[flow/config.mk]
export PLATFORM = sky130hd
export DESIGN_NAME = kosarka
export DESIGN_NICKNAME = kosarka
export VERILOG_FILES = /design/flow/design.v
export SDC_FILE = /design/flow/constraint.sdc
export NUM_CORES = 4
export LEC_CHECK = 0
export CAP_MARGIN = 20
export CORE_MARGIN = 2
export CORE_UTILIZATION = 71
export CTS_CLUSTER_SIZE = 15
export SLEW_MARGIN = 20
[flow/constraint.sdc]
create_clock -name core_clock -period 5.52 [get_ports {clk}]
set_input_delay 1.1040 -clock core_clock [delete_from_list [all_inputs] [get_ports {clk}]]
set_output_delay 1.1040 -clock core_clock [all_outputs]
set_load 0.01 [all_outputs]
[flow/design.v]
`timescale 1ns / 1ps
module bcd(clk, rst, broj, desetice, jedinice);
   input clk;                                               
   input rst;                                               
   input  [7:0] broj;                                       
   output reg [3:0] desetice;                               
   output reg [3:0] jedinice;                               
   reg [15:0] shift;                                        
   reg [3:0] i;                                             
   reg [15:0] t;                                            
   always @(posedge clk)
   begin
      if (rst)
         i <= 4'd0;
      else
      begin
         t = shift;
         if (i == 0)                                        
         begin
            t[15:8] = 8'd0;
            t[7:0] = broj;
         end
         if (i < 8)                                         
         begin
            if (t[11:8] >= 5)                               
               t[11:8] = t[11:8] + 4'd3;                    
            if (t[15:12] >= 5)                              
               t[15:12] = t[15:12] + 4'd3;                  
            t = t << 1;                                     
            shift <= t;
            i <= i + 4'd1;
         end
         else                                               
         begin
            desetice <= shift[15:12];
            jedinice <= shift[11:8];
            i <= 4'd0;
         end
      end
   end
endmodule
`timescale 1ns / 1ps
module kosarka(
      input clk,                                            
      input rst,                                            
      input b0,b1,b2,b3,                                    
      input p0,p1,p2,                                       
      output a,b,c,d,e,f,g,dp,                              
      output [3:0] an                                       
    );
localparam [16:0] DIV_D = 17'd25;                           
localparam [28:0] DIV_V = 29'd500;                          
reg clkD,clkV;                                              
reg [16:0] brojacD;                                         
reg [28:0] brojacV;                                         
reg [7:0] vremeA,vremeB,rezulA,rezulB;                      
reg [3:0] displej;                                          
reg [6:0] s_seg;                                            
reg [3:0] cifra;                                            
reg stop;                                                   
wire [3:0] vremeAdesetice, vremeAjedinice, vremeBdesetice, vremeBjedinice;   
wire [3:0] rezulAdesetice, rezulAjedinice, rezulBdesetice, rezulBjedinice;   
reg stanjeB0, stanjeB1, stanjeB2, stanjeB3;                 
bcd bcd_vremeA(clk, rst, vremeA, vremeAdesetice, vremeAjedinice);
bcd bcd_vremeB(clk, rst, vremeB, vremeBdesetice, vremeBjedinice);            
bcd bcd_rezulA(clk, rst, rezulA, rezulAdesetice, rezulAjedinice);
bcd bcd_rezulB(clk, rst, rezulB, rezulBdesetice, rezulBjedinice);
wire tickD = (brojacD == DIV_D) && !clkD;                   
wire tickV = (brojacV == DIV_V) && !clkV;                   
reg n_stop, n_s0, n_s1, n_s2, n_s3;
reg [7:0] n_rezulA, n_rezulB;
reg [3:0] n_displej, n_cifra;
always @(*)
   begin
      n_stop = stop;
      n_s0 = stanjeB0; n_s1 = stanjeB1; n_s2 = stanjeB2; n_s3 = stanjeB3;
      n_rezulA = rezulA; n_rezulB = rezulB;
      n_displej = displej; n_cifra = cifra;
      if(vremeA==0 && vremeB==0)                            
         n_stop = 1'b1;                                     
      case({p2,cifra})
         5'b00111: begin n_displej = vremeBjedinice; n_cifra = 4'b1110; end
         5'b01110: begin n_displej = vremeBdesetice; n_cifra = 4'b1101; end   
         5'b01101: begin n_displej = vremeAjedinice; n_cifra = 4'b1011; end
         5'b01011: begin n_displej = vremeAdesetice; n_cifra = 4'b0111; end
         5'b10111: begin n_displej = rezulBjedinice; n_cifra = 4'b1110; end
         5'b11110: begin n_displej = rezulBdesetice; n_cifra = 4'b1101; end   
         5'b11101: begin n_displej = rezulAjedinice; n_cifra = 4'b1011; end
         5'b11011: begin n_displej = rezulAdesetice; n_cifra = 4'b0111; end
         default: ;
      endcase
      if(b0 == 1'b1)
         n_s0 = 1'b1;                                       
      if(n_s0==1'b1 && b0 == 1'b0)                          
      begin
         n_stop = ~n_stop;                                  
         n_s0 = 1'b0;
      end
      if(b1 == 1'b1)
         n_s1 = 1'b1;                                       
      if(n_s1==1'b1 && b1 == 1'b0)
      begin
         case({p1,p0})
            2'b00: n_rezulB = n_rezulB+8'd3;                
            2'b01: n_rezulB = n_rezulB-8'd3;
            2'b10: n_rezulA = n_rezulA+8'd3;
            2'b11: n_rezulA = n_rezulA-8'd3;
         endcase
         n_s1 = 1'b0;
      end
      if(b2 == 1'b1)
         n_s2 = 1'b1;                                       
      if(n_s2==1'b1 && b2 == 1'b0)
      begin
         case({p1,p0})
            2'b00: n_rezulB = n_rezulB+8'd2;                
            2'b01: n_rezulB = n_rezulB-8'd2;
            2'b10: n_rezulA = n_rezulA+8'd2;
            2'b11: n_rezulA = n_rezulA-8'd2;
         endcase
         n_s2 = 1'b0;
      end
      if(b3 == 1'b1)
         n_s3 = 1'b1;                                       
      if(n_s3==1'b1 && b3 == 1'b0)
      begin
         case({p1,p0})
            2'b00: n_rezulB = n_rezulB+8'd1;                
            2'b01: n_rezulB = n_rezulB-8'd1;
            2'b10: n_rezulA = n_rezulA+8'd1;
            2'b11: n_rezulA = n_rezulA-8'd1;
         endcase
         n_s3 = 1'b0;
      end
   end
always @(posedge clk)
   begin
      if (rst)
      begin
         clkD <= 1'b0; clkV <= 1'b0;
         brojacD <= 17'd0; brojacV <= 29'd0;
         vremeA <= 8'd40; vremeB <= 8'd0;                   
         rezulA <= 8'd0; rezulB <= 8'd0;
         displej <= 4'b0110;
         s_seg <= 7'd0;
         cifra <= 4'b1110;
         stop <= 1'b1;
         stanjeB0 <= 1'b0; stanjeB1 <= 1'b0; stanjeB2 <= 1'b0; stanjeB3 <= 1'b0;
      end
      else
      begin
         if(brojacD==DIV_D)                                 
         begin
            clkD <= ~clkD;
            brojacD <= 17'd1;
         end
         else
            brojacD <= brojacD+17'd1;
         if(brojacV==DIV_V)                                 
         begin
            clkV <= ~clkV;
            brojacV <= 29'd1;
         end
         else
            brojacV <= brojacV+29'd1;
         case(displej)
            4'd0 : s_seg <= 7'b1000000;                     
            4'd1 : s_seg <= 7'b1111001;                     
            4'd2 : s_seg <= 7'b0100100;                     
            4'd3 : s_seg <= 7'b0110000;                     
            4'd4 : s_seg <= 7'b0011001;                     
            4'd5 : s_seg <= 7'b0010010;                     
            4'd6 : s_seg <= 7'b0000010;                     
            4'd7 : s_seg <= 7'b1111000;                     
            4'd8 : s_seg <= 7'b0000000;                     
            4'd9 : s_seg <= 7'b0010000;                     
            default : s_seg <= 7'b1000000;                  
         endcase
         if (tickV)                                         
         begin
            if(stop==0)                                     
            begin
               if(vremeB==0)                                
               begin
                  vremeB <= 8'd59;                          
                  vremeA <= vremeA-8'd1;                    
               end
               else
                  vremeB <= vremeB-8'd1;
            end
         end
         if (tickD)                                         
         begin
            stop <= n_stop;
            stanjeB0 <= n_s0; stanjeB1 <= n_s1; stanjeB2 <= n_s2; stanjeB3 <= n_s3;
            rezulA <= n_rezulA; rezulB <= n_rezulB;
            displej <= n_displej;
            cifra <= n_cifra;
         end
      end
   end
assign an = cifra;
assign {g, f, e, d, c, b, a} = s_seg;                       
assign dp = 1'b1;                                           
endmodule
[flow/run.sh]
#!/bin/bash
# the make line also repeats each setting of config.mk as NAME=value (left out here)
make -C /OpenROAD-flow-scripts/flow DESIGN_CONFIG=/design/flow/config.mk WORK_HOME=/design/flow/orfs CLKGATE_MAP_FILE= finish
==> results of run 1 <==
## metrics by stage
step	TNS [ps]	setup WS [ps]	instances	utilization (%)	total power, mW
finish	0	370	1545	80.4	3.63
global route	0	75.2	1545	80.4	3.75
CTS	0	380	1545	80.4	3.64
detailed placement	-130	-130	1505	75.6	2.08
global placement	0	51.0	1505	75.6	2.06
floorplan	0	47.8	1303	-	2.00
## layer usage
metal / up-vias / global-route usage, %
met4: 0 / 8.48
met2: 284 / 49.4
met3: 52 / 3.49
li1: 4609 / -
met5: - / 0
met1: 4380 / 37.4
## layout make-up
cell class | instances | area [um2] | share of cell area, %
inverter | 45 | 169 | 1.31
multi-input combinational | 987 | 6160 | 47.9
timing repair buffer | 49 | 410 | 3.19
clock buffer | 28 | 604 | 4.70
tap | 216 | 270 | 2.10
clock inverter | 12 | 169 | 1.31
sequential | 208 | 5080 | 39.5
==> ci_impl_report.md, run 1 <==
## Synthesis and layout report

| Metric | Value |
|---|---|
| Reg2reg path depth | `17` |
| Total GRT Usage | `28.4%` |
| Setup Buffers After CTS | `0` |
| Ao+oa area frac | `12.3%` |
| Pin count of the biggest net entering global routing | `39` |
| Seq share, synth | `43.4%` |
| Leak Pwr | `4.90 nW` |
| Post-synth area hogs | `edfxtp_1 24%, dfxtp_1 20%, nand2_1 5.6%, ha_1 5.4%, nor2_1 4.9%` |
| Via/cell ratio | `6.04` |
| Via count | `9325` |
| Worst setup path end | `rezulB[7]` |
| Worst Path Buf+Inv | `3` |
| Met2 wire length | `12.1 mm` |
| Mux share | `2.08%` |
| WP depth | `18` |
| Antenna viol nets, final | `0` |
| Worst path slowest cell | `fa_1` |
| Initial DRT Pass Iterations | `5` |
| Yosys top cell by area | `edfxtp_1` |
| Post-synth top flop | `dfxtp_1` |
| Drt total wl | `24.9 mm` |
| Synth warn | `2` |
| Count leader, synth | `nand2_1` |
| Synth Register Bits | `208` |
| Mapped Area | `0.0117 mm2` |
| Reg-to-Reg Start | `rezulB[1]` |
| Slew HR | `32.6%` |
| RSZ-0062 raised after global routing | `false` |
| Num CTS Buffers | `23` |
| I/O Buffers | `19` |
| Wire per inst | `16.1 um` |
| Post-synthesis chip area from yosys | `0.0117 mm2` |
| Std cell rows | `46` |
| Worst min-delay path startpoint | `stanjeB3` |
| First-pass GRT wire length | `41.6 mm` |
| Asr flop ratio synth | `0%` |
| Fin nets | `1376` |
| Die height | `132 um` |
| Critical-path cell list | `clkdlybuf4s50_1 > nand2b_1 > buf_4 > inv_1 > fa_1 > nor4bb_1 > a21oi_2 > ha_1 > a21oi_1 > xor2_1 > a21oi_1 > ha_1 > a21oi_1 > nand2b_1 > or4_1 > mux2i_1 > mux2i_1 > mux2_1` |
| Sw frac | `23.4%` |
| Top power group | `sequential cells` |
| Simple share | `24.8%` |
| Hold-fix buffers, CTS | `0` |
| CTS resizes | `0` |
| VDD IR-drop max | `0.288 mV` |
| Number of max-cap violations | `0` |
| Die width | `132 um` |
| WS Path Type | `primary input to flop` |
| P_comb | `323 uW` |
| Crit. Startpoint | `p1` |
| Metal-1 WL | `10.9 mm` |
| H-Tree Depth | `1` |
| Dpl hpwl | `16.7 mm` |
| Placed cell area | `0.0121 mm2` |
| Fillcell total | `1052` |
| Worst-path clk slew | `60 ps` |
| CTS tree | `built` |
| Status | `timing/DRC/antenna clean` |
| # diodes | `0` |
| Setup slack, reg-to-reg | `1200 ps` |
| CORE AREA | `0.0160 mm2` |
| Final hold vios | `0` |
| Top cells by count | `176 x nand2_1, 154 x nor2_1, 116 x dfxtp_1, 92 x edfxtp_1, 73 x a21oi_1` |
| Delay-heaviest family, CP | `simple AND/OR/NAND/NOR gates` |
| Crit-path max cell delay | `520 ps` |
| Sink Count | `208` |
| Root buffer cell | `clkbuf_16` |
| Fin crit share | `93.3%` |
| Startpoint types | `primary input` |
| Worst Path Arrival | `5540 ps` |
| Syn_nets | `1365` |
| First DRT Iteration DRCs | `766` |
| HP Class | `flop to flop` |
| Number of global-route vias before repair | `8773` |
| Slew Limit Fails | `0` |
| Cell Pwr Density | `282 mW/mm2` |
| Nature of the critical path endpoint | `flop` |
| Worst Hold End | `stanjeB3` |
| Slew @ Worst Pin | `1000 ps` |
| Die Area | `0.0175 mm2` |
| XORs/XNORs by Area | `7.54%` |
| Reg2reg end | `rezulB[7]` |
| Area growth, synth to finish | `9.89%` |
| Final tally of setup violations | `0` |
| Routed wl met3 | `1.27 mm` |
| Setup Skew | `14.1 ps` |
| Most used cell, CP | `a21oi_1` |
| Cells after Synth | `1303` |
| Final Hold Slack | `455 ps` |
| Gate power share | `8.9%` |
| Fp_density | `73.2%` |
| Tool Warnings | `48` |
| Clock latency at the later pin of the worst-skew pair | `500 ps` |
| Max Clk Rate | `194 MHz` |
| Clk power | `1.56 mW` |
| Adder Area Share | `5.88%` |
| Top sig layer | `met4` |
| IO Pins | `21` |
| Psw | `850 uW` |
| Clk network pwr share | `43.1%` |
| Yosys cell count | `1303` |
| Post-route cell area | `0.0129 mm2` |
| Area share, top type | `23.6%` |
| Library cells used by synthesis | `88` |
| Post-Syn Area per Cell | `8.99 um2` |
| Sequential share of power | `48.0%` |
| Seq group | `1.74 mW` |
| Worst endpoint required time | `5910 ps` |
| Power Internal | `2.78 mW` |
| Residual DRC | `0` |
| Worst hold path depth | `2` |
| Min Tclk post-route | `5150 ps` |
| Flip-flops with a built-in enable | `92` |
| Initial antenna violation count | `0` |
| Maximum clock path buffer count | `3` |
| CP max FO | `20` |
| Placer Congestion | `0.871` |
| Total gr overflow | `0` |
| Logic family by area | `simple AND/OR/NAND/NOR gates` |
==> run 2, diff against run 1 <==
Settings changed: ABC_AREA set to 0, CAP_MARGIN 20 to 30, CELL_PAD_IN_SITES_DETAIL_PLACEMENT set to 2, CELL_PAD_IN_SITES_GLOBAL_PLACEMENT set to 3, CORE_ASPECT_RATIO set to 1.19, CORE_UTILIZATION 71 to 21, CTS_CLUSTER_SIZE 15 to 14, GPL_ROUTABILITY_DRIVEN set to 1, HOLD_SLACK_MARGIN set to 0.01, MAX_ROUTING_LAYER set to met5, MIN_ROUTING_LAYER set to met2, PLACE_DENSITY_LB_ADDON set to 0.04, SLEW_MARGIN 20 to 35, TNS_END_PERCENT set to 15.
Clock period 5.52 ns to 7.27 ns, I/O delays scaled along.
==> run 2 against run 1 <==
Against the previous run: highest routed layer unchanged; non-clock buffer count fell by 14; power down 18%; still clean; global-route usage down 8.8 points; clock power down about 10%; critical path type unchanged; flip-flop count is the same; combinational power down 24%; first-iteration DRC count increased by 17%; via count is 36% higher; synthesized cell count unchanged; largest power group is now clock.
==> ci_impl_report.md, run 2 <==
## Synthesis and layout report

| Metric | Value |
|---|---|
| H-Tree Depth | `1` |
| Sequential Area | `0.00508 mm2` |
| Sequential share of power | `44.6%` |
| Total gr overflow | `0` |
| First-pass GRT wire length | `59.1 mm` |
| Max Clk Rate | `176 MHz` |
| Worst-path clk slew | `60 ps` |
| Fin nets | `1367` |
| Power Internal | `2.20 mW` |
| Slew HR | `44.2%` |
| Setup Buffers After CTS | `0` |
| Number of max-cap violations | `0` |
| Total GRT Usage | `19.7%` |
| Flip-flops with a built-in enable | `92` |
| Synth warn | `2` |
| Post-Syn Area per Cell | `8.99 um2` |
| Crit. Startpoint | `p1` |
| Die Area | `0.0577 mm2` |
| Tool Warnings | `46` |
| Sw frac | `26.0%` |
| Via count | `12.7k` |
| Top sig layer | `met4` |
| Fillcell total | `6278` |
| CP max FO | `20` |
| Tot Pwr | `2.98 mW` |
| WP depth | `18` |
| Placed cell area | `0.0126 mm2` |
| Setup_tns | `0 ps` |
| Worst Path Arrival | `6130 ps` |
| Asr flop ratio synth | `0%` |
| Reg2reg path depth | `17` |
| Min Tclk post-route | `5680 ps` |
| Simple share | `24.8%` |
| Residual DRC | `0` |
| Antenna viol nets, final | `0` |
| Yosys cell count | `1303` |
| Mapped Area | `0.0117 mm2` |
| Adder Area Share | `5.88%` |
| Setup slack, reg-to-reg | `2580 ps` |
| Seq share, synth | `43.4%` |
| Die width | `220 um` |
| WS Path Type | `primary input to flop` |
| Hold-fix buffers, CTS | `0` |
| Leak Pwr | `4.93 nW` |
| CORE AREA | `0.0552 mm2` |
| Status | `timing/DRC/antenna clean` |
| IO Pins | `21` |
| VDD IR-drop max | `0.163 mV` |
| RSZ-0062 raised after global routing | `false` |
| Num CTS Buffers | `28` |
| Top power group | `clock` |
| Psw | `774 uW` |
| Number of global-route vias before repair | `15.2k` |
| Fp_density | `21.2%` |
| XORs/XNORs by Area | `7.54%` |
| Fin crit share | `78.1%` |
| Routed wl met3 | `14.8 mm` |
| Library cells used by synthesis | `88` |
| Mux share | `2.08%` |
| Area share, top type | `23.6%` |
| Dpl hpwl | `25.7 mm` |
| Clk power | `1.40 mW` |
| Critical-path cell list | `clkdlybuf4s50_1 > nand2b_1 > buf_4 > inv_1 > fa_1 > or3b_1 > nor4_1 > o21ai_0 > xnor2_1 > ha_1 > nand2b_1 > nor2_1 > o21ai_0 > o311ai_0 > a21oi_2 > mux2i_1 > mux2i_1 > mux2_1` |
| Clock latency at the later pin of the worst-skew pair | `570 ps` |
| Drt total wl | `37.2 mm` |
| Cell Pwr Density | `219 mW/mm2` |
| Root buffer cell | `clkbuf_16` |
| Logic area | `0.00617 mm2` |
| P_comb | `245 uW` |
| Worst hold path depth | `2` |
| Ao+oa area frac | `12.3%` |
| Worst Hold End | `bcd_vremeB.i[3]` |
| Reg-to-Reg Start | `rezulB[1]` |
| Std cell rows | `94` |
| Die height | `262 um` |
| Worst Path Buf+Inv | `3` |
| Worst endpoint required time | `7720 ps` |
| Post-route cell area | `0.0136 mm2` |
| HP Class | `flop to flop` |
| Reg2reg end | `rezulB[7]` |
| Initial DRT Pass Iterations | `5` |
| Synth Register Bits | `208` |
| Gate power share | `8.2%` |
| Cells after Synth | `1303` |
| Count leader, synth | `nand2_1` |
| Sink Count | `208` |
| Pin count of the biggest net entering global routing | `45` |
| Placer Congestion | `0.753` |
| Syn_nets | `1365` |
| Setup Skew | `12.1 ps` |
| Clk network pwr share | `47.2%` |
| Worst path slowest cell | `fa_1` |
| I/O Buffers | `19` |
| Final hold vios | `0` |
| Via/cell ratio | `6.19` |
| Post-synth area hogs | `edfxtp_1 24%, dfxtp_1 20%, nand2_1 5.6%, ha_1 5.4%, nor2_1 4.9%` |
| Initial antenna violation count | `0` |
| Area growth, synth to finish | `15.9%` |
| Post-synth top flop | `dfxtp_1` |
| Slew Limit Fails | `0` |
| Wire per inst | `18.2 um` |
| Maximum clock path buffer count | `3` |
| Worst min-delay path startpoint | `bcd_vremeB.i[1]` |
| Slew @ Worst Pin | `824 ps` |
| CTS tree | `built` |
| Startpoint types | `primary input` |
| Metal-1 WL | `0 um` |
| # diodes | `0` |
| Crit-path max cell delay | `580 ps` |
| Post-synthesis chip area from yosys | `0.0117 mm2` |
| Seq group | `1.33 mW` |
| Met2 wire length | `21.5 mm` |
| First DRT Iteration DRCs | `893` |
| Yosys top cell by area | `edfxtp_1` |
| Delay-heaviest family, CP | `AND-OR/OR-AND gates` |
| Final tally of setup violations | `0` |
| Top cells by count | `176 x nand2_1, 154 x nor2_1, 116 x dfxtp_1, 92 x edfxtp_1, 73 x a21oi_1` |
| CTS resizes | `0` |
| Worst setup path end | `rezulB[7]` |
| Nature of the critical path endpoint | `flop` |
| Logic family by area | `simple AND/OR/NAND/NOR gates` |
## run 2: layout make-up
| cell class | count | area share, % |
|---|---|---|
| multi-input cells | 987 | 45.5 |
| flip-flops and latches | 208 | 37.5 |
| well taps | 720 | 6.64 |
| clock buffers | 38 | 6.05 |
| repair buffers | 35 | 2.27 |
| inverters | 45 | 1.24 |
| clock inverters | 14 | 0.857 |
## run 2: through the flow
stage / util [%] / instances / worst slack (ps) / hold WS (ps)
2_1_floorplan: - / 1303 / 1290 / 432
3_3_place_gp: 22.9 / 1995 / 1040 / 440
3_5_place_dp: 22.9 / 1995 / 1040 / 457
4_1_cts: 24.6 / 2047 / 1630 / 467
5_1_grt: 24.6 / 2047 / 1190 / 490
6_report: 24.6 / 2047 / 1590 / 470
## run 2: routing by layer
metal  vias to the layer above  global-route usage (%)
met5                         -                   0.167
met4                         0                    2.68
met3                        85                    26.1
met2                      3464                    24.8
met1                      4558                       -
li1                       4554                       -
==> run 3, diff against run 2 <==
Settings changed: CAP_MARGIN 30 to 0, CELL_PAD_IN_SITES_DETAIL_PLACEMENT 2 to not set, CELL_PAD_IN_SITES_GLOBAL_PLACEMENT 3 to not set, CORE_ASPECT_RATIO 1.19 to not set, CORE_UTILIZATION 21 to 72, CTS_CLUSTER_SIZE 14 to 39, GPL_ROUTABILITY_DRIVEN 1 to not set, HOLD_SLACK_MARGIN 0.01 to -0.09, MAX_ROUTING_LAYER met5 to not set, MIN_ROUTING_LAYER met2 to not set, PLACE_DENSITY_LB_ADDON 0.04 to 0.09, SETUP_SLACK_MARGIN set to 0.53, SLEW_MARGIN 35 to 20, TNS_END_PERCENT 15 to not set.
Clock period 7.27 ns to 3.99 ns, I/O delays scaled along.
==> run 3 against run 2 <==
Against the previous run: the layout now fails its checks (setup timing); setup slack lost 1800 ps; global-route usage grew 12 points; via count is 19% lower; power up 64%; register-to-register slack lost 2700 ps; largest power group is now sequential cells.
==> ci_impl_report.md, run 3 <==
## Synthesis and layout report

| Metric | Value |
|---|---|
| Synth warn | `2` |
| CTS tree | `built` |
| Flip-flops with a built-in enable | `92` |
| Slew HR | `42.0%` |
| Fp_density | `73.7%` |
| First-pass GRT wire length | `46.4 mm` |
| Initial DRT Pass Iterations | `5` |
| IO Pins | `21` |
| Post-synth area hogs | `edfxtp_1 24%, dfxtp_1 20%, nand2_1 5.6%, ha_1 5.4%, nor2_1 4.9%` |
| Delay-heaviest family, CP | `simple AND/OR/NAND/NOR gates` |
| Startpoint types | `primary input` |
| XORs/XNORs by Area | `7.54%` |
| Mux share | `2.08%` |
| Syn_nets | `1365` |
| WS Path Type | `primary input to flop` |
| Clock latency at the later pin of the worst-skew pair | `510 ps` |
| Total GRT Usage | `32.1%` |
| Ao+oa area frac | `12.3%` |
| Worst Path Arrival | `4530 ps` |
| Maximum clock path buffer count | `3` |
| Via/cell ratio | `6.20` |
| Power Internal | `3.69 mW` |
| Drt total wl | `29.2 mm` |
| CP max FO | `6` |
| CORE AREA | `0.0159 mm2` |
| Setup slack, reg-to-reg | `-80 ps` |
| Die Area | `0.0173 mm2` |
| Number of global-route vias before repair | `9657` |
| Top cells by count | `176 x nand2_1, 154 x nor2_1, 116 x dfxtp_1, 92 x edfxtp_1, 73 x a21oi_1` |
| Worst-path clk slew | `70 ps` |
| Psw | `1.20 mW` |
| Fillcell total | `767` |
| Asr flop ratio synth | `0%` |
| Num CTS Buffers | `21` |
| Adder Area Share | `5.88%` |
| Top power group | `sequential cells` |
| Library cells used by synthesis | `88` |
| Worst Hold End | `stanjeB3` |
| Die width | `132 um` |
| Yosys cell count | `1303` |
| Failed Checks | `setup timing` |
| Antenna viol nets, final | `0` |
| Total gr overflow | `0` |
| Synth Register Bits | `208` |
| Min Tclk post-route | `4150 ps` |
| Area growth, synth to finish | `19.6%` |
| Clk power | `1.98 mW` |
| Clk network pwr share | `40.4%` |
| Via count | `10.2k` |
| Root buffer cell | `clkbuf_16` |
| Post-route worst setup slack | `-164 ps` |
| Reg2reg path depth | `18` |
| P_comb | `494 uW` |
| Yosys top cell by area | `edfxtp_1` |
| Final tally of setup violations | `2` |
| Gate power share | `10.1%` |
| Worst setup path end | `rezulB[7]` |
| Crit-path max cell delay | `400 ps` |
| HP Class | `flop to flop` |
| Seq share, synth | `43.4%` |
| H-Tree Depth | `1` |
| Worst hold path depth | `2` |
| Pin count of the biggest net entering global routing | `29` |
| Die height | `132 um` |
| Sequential share of power | `49.5%` |
| Pre-CTS setup slack | `-1050 ps` |
| Post-Syn Area per Cell | `8.99 um2` |
| Slew Limit Fails | `0` |
| Dpl hpwl | `18.2 mm` |
| Sw frac | `24.5%` |
| Post-synthesis chip area from yosys | `0.0117 mm2` |
| Crit. Startpoint | `p1` |
| Cell Pwr Density | `349 mW/mm2` |
| Logic family by area | `simple AND/OR/NAND/NOR gates` |
| Worst Path Buf+Inv | `2` |
| Leak Pwr | `5.46 nW` |
| Seq group | `2.42 mW` |
| Residual DRC | `0` |
| Worst endpoint required time | `4370 ps` |
| Setup Skew | `23.3 ps` |
| Placer Congestion | `0.940` |
| Wire per inst | `17.8 um` |
| Worst path slowest cell | `or4_1` |
| Mapped Area | `0.0117 mm2` |
| Max Clk Rate | `241 MHz` |
| Slew @ Worst Pin | `869 ps` |
| Count leader, synth | `nand2_1` |
| RSZ-0062 raised after global routing | `true` |
| Reg2reg end | `rezulB[7]` |
| Simple share | `24.8%` |
| Status | `failed layout checks` |
| First DRT Iteration DRCs | `1095` |
| WP depth | `20` |
| Sink Count | `208` |
| Tool Warnings | `49` |
| Critical-path cell list | `buf_6 > nand2b_4 > ha_4 > a21o_1 > maj3_2 > xnor2_2 > nand2_1 > xnor2_2 > ha_4 > buf_6 > nand2_2 > a211o_1 > nand4b_1 > o21bai_4 > nand4_1 > o311ai_4 > or4_1 > mux2i_1 > mux2i_1 > mux2_1` |
| Fin nets | `1477` |
| # diodes | `0` |
| Worst min-delay path startpoint | `stanjeB3` |
| VDD IR-drop max | `0.381 mV` |
| Nature of the critical path endpoint | `flop` |
| Cells after Synth | `1303` |
| Area share, top type | `23.6%` |
| Final hold vios | `0` |
| Fin crit share | `104%` |
| Number of max-cap violations | `0` |
| I/O Buffers | `19` |
| Initial antenna violation count | `0` |
| Std cell rows | `46` |
| Post-synth top flop | `dfxtp_1` |
| Setup_tns | `-209 ps` |
| Reg-to-Reg Start | `rezulB[1]` |
[run 3: stage by stage]
stage	instances	instance area, um2	hold slack, ps	util [%]	power [mW]
final	1646	14000	468	88.2	4.89
after CTS	1642	13800	467	86.7	4.88
after global placement	1591	12800	440	80.6	2.87
after detailed placement	1591	12800	455	80.6	2.90
after floorplan	1303	11800	432	-	2.78
after global routing	1646	14000	474	88.2	5.04
[run 3: metal layers]
metal,global-route usage [%],share of wire [%]
met3,4.01,6.7
met4,13.1,4.3
met1,40.3,39
met2,56.4,50
met5,0,0
[run 3: area by class of cell]
type,count,area [um2],area share [%]
well taps,216,270,1.93
inverters,45,171,1.22
flip-flops and latches,208,5090,36.3
clock inverters,10,106,0.759
clock buffers,28,582,4.15
multi-input cells,987,6580,47.0
repair buffers,152,1220,8.68
[run 3: what timing repair did]
item,CTS,global route
gates resized,52,36
pin swaps,43,54
setup buffers,13,4
setup endpoints to repair,12,11
hold buffers,0,0
==> run 4, diff against run 3 <==
Settings changed: ABC_AREA 0 to not set, CAP_MARGIN 0 to 20, CELL_PAD_IN_SITES_GLOBAL_PLACEMENT set to 1, CORE_UTILIZATION 72 to 40, CTS_CLUSTER_DIAMETER set to 213, CTS_CLUSTER_SIZE 39 to not set, GPL_TIMING_DRIVEN set to 0, HOLD_SLACK_MARGIN -0.09 to not set, MAX_ROUTING_LAYER set to met4, PLACE_DENSITY_LB_ADDON 0.09 to 0.14, SETUP_SLACK_MARGIN 0.53 to 1.04, TNS_END_PERCENT set to 80.
Clock period 3.99 ns to 10.0 ns, I/O delays scaled along.
==> run 4 against run 3 <==
Against the previous run: now clean on timing, DRC and antenna; first-iteration DRC count decreased by 53%; via count is 10% lower; design area fell by 5.7%; combinational power shrank 64%; non-clock buffer count shrank 71; sequential power is about 60% lower; die area increased by 77%; critical path depth grew 3; synthesized cell count unchanged; setup slack improved by 2800 ps; highest routed layer unchanged.
==> ci_impl_report.md, run 4 <==
## Synthesis and layout report

| Metric | Value |
|---|---|
| Nature of the critical path endpoint | `flop` |
| Antenna viol nets, final | `0` |
| Adder Area Share | `5.88%` |
| Clk power | `903 uW` |
| RSZ-0062 raised after global routing | `false` |
| Top power group | `sequential cells` |
| WS Path Type | `primary input to flop` |
| Fp_density | `40.7%` |
| Library cells used by synthesis | `88` |
| CP max FO | `10` |
| Number of max-cap violations | `0` |
| Startpoint types | `primary input` |
| Initial antenna violation count | `0` |
| Pin count of the biggest net entering global routing | `18` |
| Status | `timing/DRC/antenna clean` |
| Setup Skew | `17.2 ps` |
| CORE AREA | `0.0288 mm2` |
| Total GRT Usage | `19.2%` |
| Ao+oa area frac | `12.3%` |
| H-Tree Depth | `1` |
| Reg2reg end | `rezulB[7]` |
| Std cell rows | `62` |
| Synth Register Bits | `208` |
| CTS tree | `built` |
| Worst-path clk slew | `60 ps` |
| Yosys cell count | `1303` |
| Initial DRT Pass Iterations | `5` |
| Worst setup path end | `rezulB[7]` |
| Root buffer cell | `clkbuf_16` |
| Post-synthesis chip area from yosys | `0.0117 mm2` |
| Fillcell total | `2842` |
| Number of global-route vias before repair | `8645` |
| Sw frac | `24.7%` |
| Crit. Startpoint | `p1` |
| First DRT Iteration DRCs | `510` |
| Worst endpoint required time | `10420 ps` |
| Setup Buffers After CTS | `0` |
| Final hold vios | `0` |
| Reg-to-Reg Start | `rezulB[1]` |
| Slew Limit Fails | `0` |
| Cell Pwr Density | `155 mW/mm2` |
| Top cells by count | `176 x nand2_1, 154 x nor2_1, 116 x dfxtp_1, 92 x edfxtp_1, 73 x a21oi_1` |
| Via count | `9188` |
| Mux share | `2.08%` |
| Count leader, synth | `nand2_1` |
| CTS resizes | `0` |
| Logic area | `0.00617 mm2` |
| Crit-path max cell delay | `500 ps` |
| Syn_nets | `1365` |
| HP Class | `flop to flop` |
| Sequential Area | `0.00508 mm2` |
| Clk network pwr share | `44.2%` |
| Hold-fix buffers, CTS | `0` |
| Post-synth top flop | `dfxtp_1` |
| Placer Congestion | `0.819` |
| Maximum clock path buffer count | `3` |
| VDD IR-drop max | `0.108 mV` |
| Worst Path Arrival | `7770 ps` |
| Delay-heaviest family, CP | `buffers and inverters` |
| Die Area | `0.0307 mm2` |
| P_comb | `178 uW` |
| Flip-flops with a built-in enable | `92` |
| Max Clk Rate | `136 MHz` |
| Post-route worst setup slack | `2660 ps` |
| Num CTS Buffers | `26` |
| # diodes | `0` |
| Setup_tns | `0 ps` |
| Logic family by area | `simple AND/OR/NAND/NOR gates` |
| Area share, top type | `23.6%` |
| Fin nets | `1411` |
| Setup slack, reg-to-reg | `5350 ps` |
| Seq group | `962 uW` |
| Pre-CTS setup slack | `2190 ps` |
| Post-Syn Area per Cell | `8.99 um2` |
| Critical-path cell list | `clkdlybuf4s50_1 > buf_6 > nand2b_1 > buf_2 > buf_1 > ha_1 > a21o_1 > maj3_1 > xnor2_1 > nand2_1 > xnor2_1 > ha_1 > clkbuf_1 > nor2b_1 > nand4_1 > nand4b_1 > o21bai_1 > nand4_1 > o311ai_4 > or4_1 > mux2i_1 > mux2i_1 > mux2_1` |
| Leak Pwr | `4.92 nW` |
| Worst path slowest cell | `or4_1` |
| Fin crit share | `73.4%` |
| WP depth | `23` |
| Clock latency at the later pin of the worst-skew pair | `530 ps` |
| Post-synth area hogs | `edfxtp_1 24%, dfxtp_1 20%, nand2_1 5.6%, ha_1 5.4%, nor2_1 4.9%` |
| First-pass GRT wire length | `46.4 mm` |
| Placed cell area | `0.0124 mm2` |
| Worst Hold End | `stanjeB3` |
| Drt total wl | `28.6 mm` |
| Power Internal | `1.54 mW` |
| Worst hold path depth | `2` |
| Reg2reg path depth | `18` |
| Mapped Area | `0.0117 mm2` |
| Wire per inst | `16.3 um` |
| Post-route cell area | `0.0132 mm2` |
| Cells after Synth | `1303` |
| Sink Count | `208` |
| Total gr overflow | `0` |
| Die height | `175 um` |
| Sequential share of power | `47.1%` |
| Worst Path Buf+Inv | `5` |
| Tool Warnings | `46` |
| Seq share, synth | `43.4%` |
| Min Tclk post-route | `7340 ps` |
| Psw | `505 uW` |
| Asr flop ratio synth | `0%` |
| Slew @ Worst Pin | `1020 ps` |
| Area growth, synth to finish | `12.8%` |
| Synth warn | `2` |
| Residual DRC | `0` |
| Gate power share | `8.7%` |
| Slew HR | `31.5%` |
| Dpl hpwl | `20.2 mm` |
| Yosys top cell by area | `edfxtp_1` |
| I/O Buffers | `18` |
| Via/cell ratio | `5.24` |
| Final tally of setup violations | `0` |
| Simple share | `24.8%` |
| IO Pins | `21` |
| XORs/XNORs by Area | `7.54%` |
| Worst min-delay path startpoint | `stanjeB3` |
| Die width | `175 um` |
==> run 4: per-stage QoR <==
step	hold WS (ps)	cells	util [%]	power (mW)
after global routing	465	1753	45.9	2.14
after detailed placement	445	1705	43.0	1.16
after floorplan	432	1303	-	1.11
after global placement	438	1705	43.0	1.16
final	452	1753	45.9	2.04
after CTS	451	1753	45.9	2.07
==> run 4: final cells by class <==
class	count	share of cell area (%)
multi-input cells	987	46.7
flip-flops and latches	208	38.5
clock buffers	31	5.14
well taps	384	3.64
plain buffers	63	2.25
repair buffers	18	1.36
inverters	45	1.28
clock inverters	17	1.12
==> run 4: metal layers <==
layer	global-route usage, %	up-vias	routed length [um]
li1	-	4698	-
met2	29.8	138	12600
met3	2.81	33	1120
met5	-	-	0
met1	26.7	4319	14500
met4	4.13	0	480
==> run 5, diff against run 4 <==
Settings changed: ABC_AREA set to 1, CELL_PAD_IN_SITES_DETAIL_PLACEMENT set to 0, CORE_MARGIN 2 to 7, CTS_CLUSTER_DIAMETER 213 to 268, GPL_TIMING_DRIVEN 0 to 1, MAX_ROUTING_LAYER met4 to met5, MIN_ROUTING_LAYER set to met2, SETUP_SLACK_MARGIN 1.04 to 0.45.
Clock period 10.0 ns to 4.0 ns, I/O delays scaled along.
==> run 5 against run 4 <==
Against the previous run: the layout now fails its checks (DRC); clock-buffer cell count rose by 5; sequential power rose to 2.5 times the previous value; sequential share of layout area fell by 2.8 points; die area rose by 11%; power rose to 2.6 times the previous value; via count rose by 52%; cell count rose by 15%; critical endpoint is now rezulB[6]; largest power group unchanged.
==> ci_impl_report.md, run 5 <==
## Synthesis and layout report

| Metric | Value |
|---|---|
| Cells after Synth | `1475` |
| I/O Buffers | `19` |
| Reg2reg path depth | `25` |
| Number of global-route vias before repair | `14.4k` |
| Sink Count | `208` |
| Ao+oa area frac | `11.9%` |
| Library cells used by synthesis | `62` |
| Fin nets | `1677` |
| Adder Area Share | `5.83%` |
| WP depth | `25` |
| Gate power share | `8.8%` |
| Top cells by count | `317 x nand2_1, 215 x inv_1, 116 x dfxtp_1, 116 x nor2_1, 99 x nand3_1` |
| Tot Pwr | `5.29 mW` |
| HP Class | `flop to flop` |
| Top power group | `sequential cells` |
| RSZ-0062 raised after global routing | `false` |
| Tool Warnings | `47` |
| P_comb | `464 uW` |
| First-pass GRT wire length | `47.1 mm` |
| Number of max-cap violations | `0` |
| Synth warn | `2` |
| Worst setup path end | `rezulB[6]` |
| H-Tree Depth | `1` |
| Count leader, synth | `nand2_1` |
| Delay-heaviest family, CP | `AND-OR/OR-AND gates` |
| Cell Pwr Density | `371 mW/mm2` |
| CP max FO | `4` |
| Psw | `1.29 mW` |
| Total GRT Usage | `25.5%` |
| Max Clk Rate | `299 MHz` |
| Clock latency at the later pin of the worst-skew pair | `540 ps` |
| Failed Checks | `DRC` |
| Worst Path Buf+Inv | `5` |
| Via count | `14.0k` |
| Seq group | `2.41 mW` |
| Yosys top cell by area | `edfxtp_1` |
| Final Hold Slack | `455 ps` |
| Yosys cell count | `1475` |
| Flip-flops with a built-in enable | `92` |
| Leak Pwr | `6.02 nW` |
| Final hold vios | `0` |
| Worst Path Arrival | `3740 ps` |
| Synth Register Bits | `208` |
| First DRT Iteration DRCs | `1958` |
| Sw frac | `24.4%` |
| # diodes | `0` |
| Worst-path clk slew | `60 ps` |
| Worst path slowest cell | `ha_4` |
| Reg2reg end | `rezulB[6]` |
| Simple share | `26.8%` |
| Crit-path max cell delay | `240 ps` |
| Post-synthesis chip area from yosys | `0.0116 mm2` |
| Post-route worst setup slack | `652 ps` |
| Via/cell ratio | `6.93` |
| Mux share | `0%` |
| Syn_nets | `1537` |
| Clk network pwr share | `45.7%` |
| Post-synth area hogs | `edfxtp_1 24%, dfxtp_1 20%, nand2_1 10%, inv_1 6.9%, ha_1 5.5%` |
| Setup slack, reg-to-reg | `710 ps` |
| Initial antenna violation count | `0` |
| Std cell rows | `62` |
| Asr flop ratio synth | `0%` |
| Logic family by area | `simple AND/OR/NAND/NOR gates` |
| Placer Congestion | `0.876` |
| Setup Skew | `9.58 ps` |
| Slew @ Worst Pin | `963 ps` |
| Worst min-delay path startpoint | `stanjeB3` |
| XORs/XNORs by Area | `3.01%` |
| CORE AREA | `0.0286 mm2` |
| VDD IR-drop max | `0.262 mV` |
| Die height | `185 um` |
| Num CTS Buffers | `25` |
| Antenna viol nets, final | `0` |
| Core Util, Final | `49.8%` |
| Fin crit share | `83.7%` |
| CTS tree | `built` |
| Status | `failed layout checks` |
| Die Area | `0.0341 mm2` |
| Fp_density | `40.6%` |
| Power Internal | `4.00 mW` |
| Pin count of the biggest net entering global routing | `41` |
| Die width | `185 um` |
| Post-synth top flop | `dfxtp_1` |
| Residual DRC | `1` |
| Min Tclk post-route | `3350 ps` |
| Nature of the critical path endpoint | `flop` |
| Sequential share of power | `45.5%` |
| Post-Syn Area per Cell | `7.89 um2` |
| Pre-CTS setup slack | `-345 ps` |
| Reg-to-Reg Start | `rezulB[0]` |
| WS Path Type | `primary input to flop` |
| Startpoint types | `primary input` |
| Maximum clock path buffer count | `3` |
| Fillcell total | `2804` |
| Drt total wl | `29.5 mm` |
| Wire per inst | `14.6 um` |
| Crit. Startpoint | `p1` |
| Dpl hpwl | `20.8 mm` |
| Area share, top type | `23.7%` |
| Total gr overflow | `0` |
| Area growth, synth to finish | `22.6%` |
| Mapped Area | `0.0116 mm2` |
| Slew Limit Fails | `0` |
| Initial DRT Pass Iterations | `56` |
| Worst endpoint required time | `4400 ps` |
| Final tally of setup violations | `0` |
| Worst Hold End | `stanjeB3` |
| Slew HR | `35.6%` |
| Clk power | `2.41 mW` |
| Root buffer cell | `clkbuf_16` |
| Seq share, synth | `43.7%` |
| Worst hold path depth | `2` |
| IO Pins | `21` |
==> run 5: what timing repair did <==
action                                  CTS  global route
buffers inserted                         16             8
gates resized                            11            52
pin swaps                                16            26
hold buffers                              0             0
endpoints found under the setup margin   10            10
hold endpoints to repair                  0             0
==> run 5: area by class of cell <==
type / instances / area [um2] / share of cell area [%]
multi-input cells: 1004 / 5800 / 40.7
flip-flops and latches: 208 / 5080 / 35.6
repair buffers: 141 / 1120 / 7.83
inverters: 235 / 911 / 6.38
clock buffers: 36 / 707 / 4.95
well taps: 384 / 480 / 3.37
clock inverters: 10 / 165 / 1.16
==> run 5: stage by stage <==
| stage | instance area, um2 | TNS (ps) | instances |
|---|---|---|---|
| 2_1_floorplan | 11700 | 0 | 1475 |
| 3_3_place_gp | 13000 | -1460 | 1948 |
| 3_5_place_dp | 13000 | -2120 | 1948 |
| 4_1_cts | 14000 | 0 | 2010 |
| 5_1_grt | 14300 | 0 | 2018 |
| 6_report | 14300 | 0 | 2018 |
==> run 5: metal layers <==
| layer | GRT usage, % | share of wire (%) |
|---|---|---|
| met2 | 30.8 | 53 |
| met1 | - | 0 |
| met4 | 4.10 | 6.2 |
| met3 | 35.4 | 41 |
| met5 | 0.592 | 0 |
==> run 6, diff against run 5 <==
Settings changed: ABC_AREA 1 to 0, CAP_MARGIN 20 to 30, CELL_PAD_IN_SITES_DETAIL_PLACEMENT 0 to not set, CELL_PAD_IN_SITES_GLOBAL_PLACEMENT 1 to 3, CORE_MARGIN 7 to 2, CORE_UTILIZATION 40 to 21, CTS_CLUSTER_DIAMETER 268 to not set, GPL_ROUTABILITY_DRIVEN set to 1, GPL_TIMING_DRIVEN 1 to not set, HOLD_SLACK_MARGIN set to 0.28, MAX_ROUTING_LAYER met5 to not set, PLACE_DENSITY_LB_ADDON 0.14 to 0.06, SETUP_SLACK_MARGIN 0.45 to not set, SLEW_MARGIN 20 to 30, TNS_END_PERCENT 80 to 15.
Clock period 4.0 ns to 8.12 ns, I/O delays scaled along.
==> run 6 against run 5 <==
Against the previous run: now clean on timing, DRC and antenna; design area down 5.2%; first-iteration DRC count shrank 53%; cell count rose by 2.7%; clock-buffer cell count increased by 3; largest cell class unchanged; largest power group unchanged.
==> ci_impl_report.md, run 6 <==
## Synthesis and layout report

| Metric | Value |
|---|---|
| Std cell rows | `86` |
| CORE AREA | `0.0551 mm2` |
| Setup Skew | `24.2 ps` |
| Fin crit share | `80.1%` |
| Setup_tns | `0 ps` |
| Clk network pwr share | `45.4%` |
| Nature of the critical path endpoint | `flop` |
| Slew Limit Fails | `0` |
| Post-synthesis chip area from yosys | `0.0117 mm2` |
| Residual DRC | `0` |
| Number of global-route vias before repair | `14.0k` |
| Core Util, Final | `24.5%` |
| Seq group | `1.18 mW` |
| First-pass GRT wire length | `52.2 mm` |
| Mapped Area | `0.0117 mm2` |
| Die Area | `0.0577 mm2` |
| Final hold vios | `0` |
| First DRT Iteration DRCs | `920` |
| H-Tree Depth | `1` |
| Top cells by count | `176 x nand2_1, 154 x nor2_1, 116 x dfxtp_1, 92 x edfxtp_1, 73 x a21oi_1` |
| Area growth, synth to finish | `15.5%` |
| Top power group | `sequential cells` |
| Via count | `12.4k` |
| Library cells used by synthesis | `88` |
| Maximum clock path buffer count | `3` |
| Num CTS Buffers | `27` |
| HP Class | `flop to flop` |
| Dpl hpwl | `22.7 mm` |
| Hold-fix buffers, CTS | `0` |
| Logic family by area | `simple AND/OR/NAND/NOR gates` |
| Cells after Synth | `1303` |
| Worst-path clk slew | `60 ps` |
| Worst setup path end | `rezulA[7]` |
| Crit. Startpoint | `p1` |
| Min Tclk post-route | `6510 ps` |
| Reg-to-Reg Start | `rezulA[1]` |
| Via/cell ratio | `5.99` |
| P_comb | `213 uW` |
| Power Internal | `1.92 mW` |
| Mux share | `2.08%` |
| Yosys top cell by area | `edfxtp_1` |
| Clk power | `1.16 mW` |
| Worst Path Buf+Inv | `3` |
| Crit-path max cell delay | `880 ps` |
| Simple share | `24.8%` |
| CP max FO | `15` |
| Die width | `240 um` |
| Syn_nets | `1365` |
| Number of max-cap violations | `0` |
| Flip-flops with a built-in enable | `92` |
| Root buffer cell | `clkbuf_16` |
| Leak Pwr | `4.88 nW` |
| Max Clk Rate | `154 MHz` |
| Final cell count without fillers | `2073` |
| Post-synth area hogs | `edfxtp_1 24%, dfxtp_1 20%, nand2_1 5.6%, ha_1 5.4%, nor2_1 4.9%` |
| Count leader, synth | `nand2_1` |
| Post-synth top flop | `dfxtp_1` |
| Startpoint types | `primary input` |
| Placed instance count | `2025` |
| RSZ-0062 raised after global routing | `false` |
| Status | `timing/DRC/antenna clean` |
| VDD IR-drop max | `0.142 mV` |
| Slew @ Worst Pin | `852 ps` |
| Synth Register Bits | `208` |
| Placer Congestion | `0.760` |
| Tool Warnings | `46` |
| Fp_density | `21.3%` |
| Initial DRT Pass Iterations | `5` |
| Final tally of setup violations | `0` |
| Worst Hold End | `stanjeB3` |
| Total gr overflow | `0` |
| CTS resizes | `0` |
| Seq share, synth | `43.4%` |
| XORs/XNORs by Area | `7.54%` |
| Slew HR | `43.1%` |
| Sink Count | `208` |
| Adder Area Share | `5.88%` |
| IO Pins | `21` |
| Worst endpoint required time | `8540 ps` |
| Delay-heaviest family, CP | `simple AND/OR/NAND/NOR gates` |
| WS Path Type | `primary input to flop` |
| Worst hold path depth | `2` |
| Worst min-delay path startpoint | `stanjeB3` |
| Setup slack, reg-to-reg | `3580 ps` |
| Worst Path Arrival | `6930 ps` |
| Die height | `240 um` |
| Psw | `638 uW` |
| Pin count of the biggest net entering global routing | `42` |
| Antenna viol nets, final | `0` |
| Asr flop ratio synth | `0%` |
| Post-Syn Area per Cell | `8.99 um2` |
| Reg2reg path depth | `15` |
| Synth warn | `2` |
| Yosys cell count | `1303` |
| Drt total wl | `33.0 mm` |
| Fin nets | `1368` |
| Setup Buffers After CTS | `0` |
| I/O Buffers | `19` |
| Cell Pwr Density | `189 mW/mm2` |
| Total GRT Usage | `17.4%` |
| Clock latency at the later pin of the worst-skew pair | `550 ps` |
| Area share, top type | `23.6%` |
| Reg2reg end | `rezulA[7]` |
| Wire per inst | `15.9 um` |
| Initial antenna violation count | `0` |
| Critical-path cell list | `clkdlybuf4s50_1 > nand2_1 > buf_4 > inv_1 > fa_1 > or4b_1 > o32ai_2 > nand2_2 > xnor2_1 > ha_1 > mux2i_1 > o22ai_1 > or3_4 > or3_1 > a21oi_2 > mux2i_1 > mux2_1` |
| CTS tree | `built` |
| Worst path slowest cell | `clkdlybuf4s50_1` |
| Most used cell, CP | `mux2i_1` |
| Pre-CTS setup slack | `1170 ps` |
| Final Hold Slack | `446 ps` |
| Post-route worst setup slack | `1610 ps` |
| Sequential share of power | `46.3%` |
| Sw frac | `24.9%` |
| Ao+oa area frac | `12.3%` |
| WP depth | `17` |
| Gate power share | `8.3%` |
## run 6: layout make-up
class | instances | area, um2
Fill cell | 6064 | 41600
Tap cell | 748 | 936
Antenna cell | 1 | 2.50
Clock buffer | 39 | 741
Clock inverter | 8 | 96.3
Timing Repair Buffer | 37 | 323
Sequential cell | 208 | 5080
Multi-Input combinational cell | 987 | 6170
Inverter | 45 | 169
## run 6: through the flow
stage / cell area, um2 / power, mW
floorplan: 11700 / 1.36
global placement: 12700 / 1.43
detailed placement: 12700 / 1.42
CTS: 13500 / 2.62
global route: 13500 / 2.71
finish: 13500 / 2.56
## run 6: layer usage
layer | share of wire [%] | global-route usage [%] | wire length (um)
met1 | 0 | - | 0
met2 | 53 | 19.8 | 17400
met3 | 44 | 25.2 | 14600
met4 | 3.0 | 2.43 | 996
met5 | 0.14 | 2.68 | 45
==> run 7, diff against run 6 <==
Settings changed: ABC_AREA 0 to not set, CAP_MARGIN 30 to 20, CELL_PAD_IN_SITES_GLOBAL_PLACEMENT 3 to not set, CORE_UTILIZATION 21 to 20, GPL_ROUTABILITY_DRIVEN 1 to not set, HOLD_SLACK_MARGIN 0.28 to not set, MIN_ROUTING_LAYER met2 to not set, PLACE_DENSITY_LB_ADDON 0.06 to not set, SLEW_MARGIN 30 to 20, TNS_END_PERCENT 15 to not set.
Clock period 8.12 ns to 15.4 ns, I/O delays scaled along.
==> run 7 against run 6 <==
Against the previous run: still clean; synthesized cell count unchanged; clock-buffer cell count down 10; clock power down 52%; setup slack better by 5600 ps; power down 50%; register-to-register slack better by 7300 ps; design area down 0.84%; utilization down 1.3 points; largest power group unchanged.
==> ci_impl_report.md, run 7 <==
## Synthesis and layout report

| Metric | Value |
|---|---|
| Worst Path Arrival | `8600 ps` |
| Simple share | `24.8%` |
| Fin crit share | `53.4%` |
| Reg2reg path depth | `17` |
| VDD IR-drop max | `0.0668 mV` |
| Top cells by count | `176 x nand2_1, 154 x nor2_1, 116 x dfxtp_1, 92 x edfxtp_1, 73 x a21oi_1` |
| Delay-heaviest family, CP | `simple AND/OR/NAND/NOR gates` |
| Min Tclk post-route | `8220 ps` |
| Logic family by area | `simple AND/OR/NAND/NOR gates` |
| Sink Count | `208` |
| First-pass GRT wire length | `42.2 mm` |
| Flip-flops with a built-in enable | `92` |
| Setup_tns | `0 ps` |
| IO Pins | `21` |
| Worst hold path depth | `2` |
| Wire per inst | `12.1 um` |
| Num CTS Buffers | `23` |
| Maximum clock path buffer count | `3` |
| Std cell rows | `88` |
| Nature of the critical path endpoint | `flop` |
| # diodes | `0` |
| HP Class | `flop to flop` |
| Leak Pwr | `4.81 nW` |
| Tool Warnings | `46` |
| Dpl hpwl | `17.8 mm` |
| CORE AREA | `0.0578 mm2` |
| Post-synthesis chip area from yosys | `0.0117 mm2` |
| Sequential share of power | `48.3%` |
| Number of global-route vias before repair | `8860` |
| Worst-path clk slew | `60 ps` |
| Worst Path Buf+Inv | `3` |
| Max Clk Rate | `122 MHz` |
| Slew Limit Fails | `0` |
| Gate power share | `8.3%` |
| Worst setup path end | `rezulB[7]` |
| Residual DRC | `0` |
| Placer Congestion | `0.812` |
| Setup Buffers After CTS | `0` |
| Cells after Synth | `1303` |
| Area growth, synth to finish | `14.5%` |
| Die Area | `0.0605 mm2` |
| WS Path Type | `primary input to flop` |
| Ao+oa area frac | `12.3%` |
| Critical-path cell list | `clkdlybuf4s50_1 > buf_4 > nand2b_1 > inv_1 > maj3_1 > xnor2_1 > nand2_1 > xnor2_1 > ha_1 > nor2b_1 > nand4_1 > nand4b_1 > o21bai_1 > nand4_1 > o311ai_4 > or4_1 > mux2i_1 > mux2i_1 > mux2_1` |
| Fp_density | `20.3%` |
| Synth warn | `2` |
| Reg-to-Reg Start | `rezulB[1]` |
| Die width | `246 um` |
| Power Internal | `986 uW` |
| Drt total wl | `25.2 mm` |
| Seq group | `624 uW` |
| I/O Buffers | `19` |
| CTS resizes | `0` |
| CP max FO | `29` |
| Fillcell total | `6181` |
| XORs/XNORs by Area | `7.54%` |
| Mapped Area | `0.0117 mm2` |
| Syn_nets | `1365` |
| Via/cell ratio | `4.35` |
| Initial DRT Pass Iterations | `5` |
| Area share, top type | `23.6%` |
| Adder Area Share | `5.88%` |
| Cell Pwr Density | `96.3 mW/mm2` |
| Status | `timing/DRC/antenna clean` |
| Post-synth top flop | `dfxtp_1` |
| Final hold vios | `0` |
| Seq share, synth | `43.4%` |
| Clk network pwr share | `43.4%` |
| H-Tree Depth | `1` |
| RSZ-0062 raised after global routing | `false` |
| Number of max-cap violations | `0` |
| Final tally of setup violations | `0` |
| Slew @ Worst Pin | `897 ps` |
| Slew HR | `40.2%` |
| Psw | `305 uW` |
| Hold-fix buffers, CTS | `0` |
| Worst path slowest cell | `nand2b_1` |
| Sequential Area | `0.00508 mm2` |
| First DRT Iteration DRCs | `429` |
| Die height | `246 um` |
| Mux share | `2.08%` |
| Post-Syn Area per Cell | `8.99 um2` |
| WP depth | `19` |
| Setup Skew | `5.72 ps` |
| Root buffer cell | `clkbuf_16` |
| Worst endpoint required time | `15780 ps` |
| Sw frac | `23.6%` |
| Total gr overflow | `0` |
| Pin count of the biggest net entering global routing | `41` |
| Worst min-delay path startpoint | `stanjeB3` |
| Clk power | `560 uW` |
| Library cells used by synthesis | `88` |
| Post-synth area hogs | `edfxtp_1 24%, dfxtp_1 20%, nand2_1 5.6%, ha_1 5.4%, nor2_1 4.9%` |
| CTS tree | `built` |
| Crit-path max cell delay | `690 ps` |
| Startpoint types | `primary input` |
| Yosys cell count | `1303` |
| P_comb | `107 uW` |
| Total GRT Usage | `8.17%` |
| Worst Hold End | `stanjeB3` |
| Fin nets | `1355` |
| Top power group | `sequential cells` |
| Core Util, Final | `23.2%` |
| Asr flop ratio synth | `0%` |
| Initial antenna violation count | `0` |
| Via count | `9020` |
| Antenna viol nets, final | `0` |
| Crit. Startpoint | `p1` |
| Logic area | `0.00616 mm2` |
| Clock latency at the later pin of the worst-skew pair | `500 ps` |
| Reg2reg end | `rezulB[7]` |
| Yosys top cell by area | `edfxtp_1` |
| Setup slack, reg-to-reg | `10890 ps` |
| Synth Register Bits | `208` |
| Count leader, synth | `nand2_1` |
## run 7: through the flow
| step | setup WS, ps | cell area [um2] | cells | hold WS (ps) | power [mW] |
|---|---|---|---|---|---|
| global placement | 6740 | 12600 | 2033 | 438 | 0.738 |
| CTS | 7280 | 13400 | 2074 | 451 | 1.31 |
| global route | 6840 | 13400 | 2074 | 484 | 1.35 |
| finish | 7180 | 13400 | 2074 | 449 | 1.29 |
| floorplan | 7790 | 11700 | 1303 | 432 | 0.718 |
| detailed placement | 6740 | 12600 | 2033 | 442 | 0.744 |
## run 7: layout make-up
class / instances / share of cell area [%]
Multi-Input combinational cell: 987 / 46.0
Sequential cell: 208 / 37.9
Tap cell: 765 / 7.14
Clock buffer: 29 / 4.93
Timing Repair Buffer: 28 / 1.89
Inverter: 45 / 1.26
Clock inverter: 12 / 0.905
## run 7: metal layers
layer / wire length [um] / track usage (%) / part of all wire [%] / vias to the layer above
li1: - / - / - / 4547
met5: 0 / 0 / 0 / -
met3: 822 / 0.915 / 3.3 / 44
met1: 11200 / 9.87 / 44 / 4282
met4: 563 / 2.42 / 2.2 / 0
met2: 12600 / 15.1 / 50 / 147
==> run 8, diff against run 7 <==
Settings changed: CORE_UTILIZATION 20 to 58, PLACE_DENSITY_LB_ADDON set to 0.19.
Clock period 15.4 ns to 5.06 ns, I/O delays scaled along.
==> run 8 against run 7 <==
Against the previous run: via count rose by 2.4%; non-clock buffer count rose by 51; power grew to 2.8 times the previous value; global-route usage up 14 points; combinational power increased to 3.2 times the previous value; sequential share of layout area up 1.1 points; critical path depth is 1 lower; design area is 2.7% lower; still clean on timing, DRC and antenna; largest power group unchanged.
==> ci_impl_report.md, run 8 <==
## Synthesis and layout report

| Metric | Value |
|---|---|
| Ao+oa area frac | `12.3%` |
| Simple share | `24.8%` |
| First DRT Iteration DRCs | `562` |
| Tot Pwr | `3.65 mW` |
| Library cells used by synthesis | `88` |
| Num CTS Buffers | `21` |
| CP max FO | `7` |
| Final hold vios | `0` |
| Die width | `146 um` |
| Critical-path cell list | `clkdlybuf4s50_1 > nand2b_4 > ha_4 > a21o_1 > maj3_2 > xnor2_1 > nand2_1 > xnor2_1 > ha_2 > xor2_1 > a21oi_1 > ha_1 > a21oi_1 > nand2b_1 > or4_1 > mux2i_1 > mux2i_1 > mux2_1` |
| P_comb | `345 uW` |
| IO Pins | `21` |
| Die height | `146 um` |
| Cell Pwr Density | `280 mW/mm2` |
| CORE AREA | `0.0197 mm2` |
| Slew Limit Fails | `0` |
| Reg2reg path depth | `16` |
| XORs/XNORs by Area | `7.54%` |
| Yosys top cell by area | `edfxtp_1` |
| Asr flop ratio synth | `0%` |
| Syn_nets | `1365` |
| Initial antenna violation count | `0` |
| Nature of the critical path endpoint | `flop` |
| Wire per inst | `14.7 um` |
| Dpl hpwl | `16.7 mm` |
| Clock latency at the later pin of the worst-skew pair | `490 ps` |
| Sequential Area | `0.00508 mm2` |
| Clk network pwr share | `38.5%` |
| Startpoint types | `primary input` |
| Power Internal | `2.77 mW` |
| Post-synth area hogs | `edfxtp_1 24%, dfxtp_1 20%, nand2_1 5.6%, ha_1 5.4%, nor2_1 4.9%` |
| Cells after Synth | `1303` |
| Residual DRC | `0` |
| Placed instance count | `1584` |
| Delay-heaviest family, CP | `adder cells` |
| Fillcell total | `1606` |
| Slew @ Worst Pin | `867 ps` |
| Top power group | `sequential cells` |
| Count leader, synth | `nand2_1` |
| Pin count of the biggest net entering global routing | `34` |
| I/O Buffers | `19` |
| First-pass GRT wire length | `40.6 mm` |
| Gate power share | `9.4%` |
| Crit. Startpoint | `p1` |
| Total gr overflow | `0` |
| Placer Congestion | `0.851` |
| Drt total wl | `23.9 mm` |
| Fin nets | `1404` |
| Slew HR | `41.8%` |
| Fp_density | `59.6%` |
| Post-Syn Area per Cell | `8.99 um2` |
| Post-synthesis chip area from yosys | `0.0117 mm2` |
| Number of max-cap violations | `0` |
| Worst-path clk slew | `60 ps` |
| Sink Count | `208` |
| Reg-to-Reg Start | `rezulB[1]` |
| Antenna viol nets, final | `0` |
| Mux share | `2.08%` |
| Top cells by count | `176 x nand2_1, 154 x nor2_1, 116 x dfxtp_1, 92 x edfxtp_1, 73 x a21oi_1` |
| Area growth, synth to finish | `11.4%` |
| Crit-path max cell delay | `480 ps` |
| Status | `timing/DRC/antenna clean` |
| Fin crit share | `94.7%` |
| Tool Warnings | `47` |
| Die Area | `0.0213 mm2` |
| Worst Path Buf+Inv | `1` |
| Placed cell area | `0.0124 mm2` |
| Worst Hold End | `stanjeB3` |
| Worst endpoint required time | `5440 ps` |
| # diodes | `0` |
| Worst Path Arrival | `5170 ps` |
| Reg2reg end | `rezulB[7]` |
| Setup Skew | `10.3 ps` |
| WP depth | `18` |
| Final tally of setup violations | `0` |
| Post-route cell area | `0.0130 mm2` |
| Area share, top type | `23.6%` |
| Via count | `9233` |
| Adder Area Share | `5.88%` |
| Yosys cell count | `1303` |
| Flip-flops with a built-in enable | `92` |
| Seq share, synth | `43.4%` |
| Setup Buffers After CTS | `0` |
| Root buffer cell | `clkbuf_16` |
| Mapped Area | `0.0117 mm2` |
| Initial DRT Pass Iterations | `5` |
| Synth Register Bits | `208` |
| Maximum clock path buffer count | `3` |
| Max Clk Rate | `209 MHz` |
| RSZ-0062 raised after global routing | `false` |
| Core Util, Final | `66.4%` |
| Worst path slowest cell | `clkdlybuf4s50_1` |
| WS Path Type | `primary input to flop` |
| Final Hold Slack | `451 ps` |
| Worst setup path end | `rezulB[7]` |
| Std cell rows | `51` |
| Clk power | `1.41 mW` |
| Psw | `880 uW` |
| VDD IR-drop max | `0.242 mV` |
| Setup slack, reg-to-reg | `860 ps` |
| Synth warn | `2` |
| Via/cell ratio | `5.70` |
| Worst min-delay path startpoint | `stanjeB3` |
| Logic family by area | `simple AND/OR/NAND/NOR gates` |
| Post-synth top flop | `dfxtp_1` |
| HP Class | `flop to flop` |
| Sw frac | `24.1%` |
| CTS tree | `built` |
| Final cell count without fillers | `1621` |
| Leak Pwr | `5.00 nW` |
| Logic area | `0.00620 mm2` |
| Seq group | `1.90 mW` |
| Sequential share of power | `52.0%` |
| Total GRT Usage | `22.2%` |
| Min Tclk post-route | `4790 ps` |
| H-Tree Depth | `1` |
| Number of global-route vias before repair | `8670` |
| Worst hold path depth | `2` |
## run 8: timing repair
action                     4_1_cts  5_1_grt
hold buffers                     0        0
setup endpoints to repair        0        2
gates resized                    0        2
## run 8: metal layers
layer,vias to the layer above,GRT usage [%],share of wire [%],routed length (um)
li1,4663,-,-,-
met1,4369,31.0,47,11100
met2,165,37.7,48,11400
met3,36,2.44,3.7,879
met4,0,4.76,1.8,436
met5,-,0,0,0
## run 8: final cells by class
cell class / instances / area share (%)
Tap cell: 265 / 2.54
Clock buffer: 28 / 4.38
Sequential cell: 208 / 39.0
Multi-Input combinational cell: 987 / 47.6
Inverter: 45 / 1.29
Clock inverter: 9 / 0.336
Timing Repair Buffer: 79 / 4.89
## run 8: stage by stage
stage	setup slack [ps]	TNS (ps)
after floorplan	-49.2	-49.2
after detailed placement	-252	-467
after CTS	219	0
after global placement	-193	-247
final	268	0
after global routing	1.16	0
==> run 9, diff against run 8 <==
Settings changed: ABC_AREA set to 0, CAP_MARGIN 20 to 30, CELL_PAD_IN_SITES_DETAIL_PLACEMENT set to 1, CELL_PAD_IN_SITES_GLOBAL_PLACEMENT set to 3, CORE_UTILIZATION 58 to 21, CTS_CLUSTER_SIZE set to 20, GPL_ROUTABILITY_DRIVEN set to 1, MIN_ROUTING_LAYER set to met2, PLACE_DENSITY_LB_ADDON 0.19 to 0.04, SLEW_MARGIN 20 to 30, TNS_END_PERCENT set to 15.
Clock period 5.06 ns to 7.27 ns, I/O delays scaled along.
==> run 9 against run 8 <==
Against the previous run: still clean on timing, DRC and antenna; die area increased to 2.7 times the previous value; clock power grew 5%; power shrank 17%; sequential share of layout area fell by 1.8 points; global-route usage down 3.6 points; synthesized area did not move; critical endpoint unchanged; highest routed layer is now met5.
==> ci_impl_report.md, run 9 <==
## Synthesis and layout report

| Metric | Value |
|---|---|
| Status | `timing/DRC/antenna clean` |
| Worst hold path depth | `2` |
| Count leader, synth | `nand2_1` |
| VDD IR-drop max | `0.157 mV` |
| Asr flop ratio synth | `0%` |
| Top cells by count | `176 x nand2_1, 154 x nor2_1, 116 x dfxtp_1, 92 x edfxtp_1, 73 x a21oi_1` |
| Number of global-route vias before repair | `14.5k` |
| Dpl hpwl | `24.0 mm` |
| Seq share, synth | `43.4%` |
| Clock latency at the later pin of the worst-skew pair | `570 ps` |
| XORs/XNORs by Area | `7.54%` |
| Worst Hold End | `stanjeB3` |
| Worst min-delay path startpoint | `stanjeB3` |
| Setup slack, reg-to-reg | `2690 ps` |
| Post-route worst setup slack | `1470 ps` |
| Number of max-cap violations | `0` |
| Crit-path max cell delay | `500 ps` |
| Hold-fix buffers, CTS | `0` |
| Sw frac | `25.4%` |
| Simple share | `24.8%` |
| Drt total wl | `35.3 mm` |
| Setup Skew | `15.6 ps` |
| Yosys cell count | `1303` |
| Wire per inst | `17.0 um` |
| Reg2reg path depth | `15` |
| IO Pins | `21` |
| Yosys top cell by area | `edfxtp_1` |
| Logic family by area | `simple AND/OR/NAND/NOR gates` |
| Antenna viol nets, final | `0` |
| Fp_density | `21.3%` |
| Clk power | `1.48 mW` |
| Fin crit share | `79.8%` |
| Library cells used by synthesis | `88` |
| Mux share | `2.08%` |
| Startpoint types | `primary input` |
| Max Clk Rate | `172 MHz` |
| P_comb | `242 uW` |
| Worst path slowest cell | `fa_1` |
| Worst setup path end | `rezulB[7]` |
| Setup Buffers After CTS | `0` |
| Post-Syn Area per Cell | `8.99 um2` |
| Fillcell total | `6379` |
| Slew HR | `37.7%` |
| Area growth, synth to finish | `16.7%` |
| Top power group | `clock` |
| Setup_tns | `0 ps` |
| Final Hold Slack | `449 ps` |
| Tool Warnings | `46` |
| Most used cell, CP | `a21oi_1` |
| Pre-CTS setup slack | `924 ps` |
| Num CTS Buffers | `29` |
| HP Class | `flop to flop` |
| Fin nets | `1371` |
| Delay-heaviest family, CP | `simple AND/OR/NAND/NOR gates` |
| Die Area | `0.0577 mm2` |
| Sequential share of power | `43.5%` |
| Via/cell ratio | `6.03` |
| Sink Count | `208` |
| First DRT Iteration DRCs | `850` |
| Initial DRT Pass Iterations | `5` |
| CORE AREA | `0.0551 mm2` |
| Slew Limit Fails | `0` |
| RSZ-0062 raised after global routing | `false` |
| Synth Register Bits | `208` |
| Slew @ Worst Pin | `932 ps` |
| Crit. Startpoint | `p1` |
| Via count | `12.6k` |
| Syn_nets | `1365` |
| Critical-path cell list | `clkdlybuf4s50_1 > buf_4 > nand2b_1 > buf_4 > inv_1 > fa_1 > nor4bb_1 > a21oi_2 > ha_1 > a21oi_1 > xor2_1 > a21oi_1 > ha_1 > a21oi_1 > nand2b_1 > or4_1 > mux2i_1 > mux2i_1 > mux2_1` |
| Maximum clock path buffer count | `3` |
| Mapped Area | `0.0117 mm2` |
==> run 9: metrics by stage <==
| stage | instances | cell area, um2 | util, % |
|---|---|---|---|
| after CTS | 2079 | 13700 | 24.8 |
| after detailed placement | 2026 | 12700 | 23.0 |
| final | 2080 | 13700 | 24.8 |
| after global routing | 2079 | 13700 | 24.8 |
| after global placement | 2026 | 12700 | 23.0 |
| after floorplan | 1303 | 11700 | - |
==> run 9: area by class of cell <==
| cell class | instances | area (um2) | area share (%) |
|---|---|---|---|
| Multi-Input combinational cell | 987 | 6170 | 45.1 |
| Timing Repair Buffer | 38 | 330 | 2.42 |
| Inverter | 45 | 169 | 1.24 |
| Clock buffer | 39 | 825 | 6.03 |
| Clock inverter | 14 | 150 | 1.10 |
| Tap cell | 748 | 936 | 6.85 |
| Antenna cell | 1 | 2.50 | 0.0183 |
| Sequential cell | 208 | 5080 | 37.2 |
==> run 9: per-layer routing <==
| metal | vias to the layer above | wire length, um | share of wire [%] | track usage, % |
|---|---|---|---|---|
| met4 | 2 | 986 | 2.8 | 2.48 |
| met1 | 4570 | 0 | 0 | - |
| met2 | 3336 | 19000 | 54 | 21.5 |
| met5 | - | 36 | 0.10 | 1.30 |
| met3 | 78 | 15400 | 43 | 26.9 |
| li1 | 4564 | - | - | - |
Power figures rest on the tool's default switching activity, not on a simulated workload.
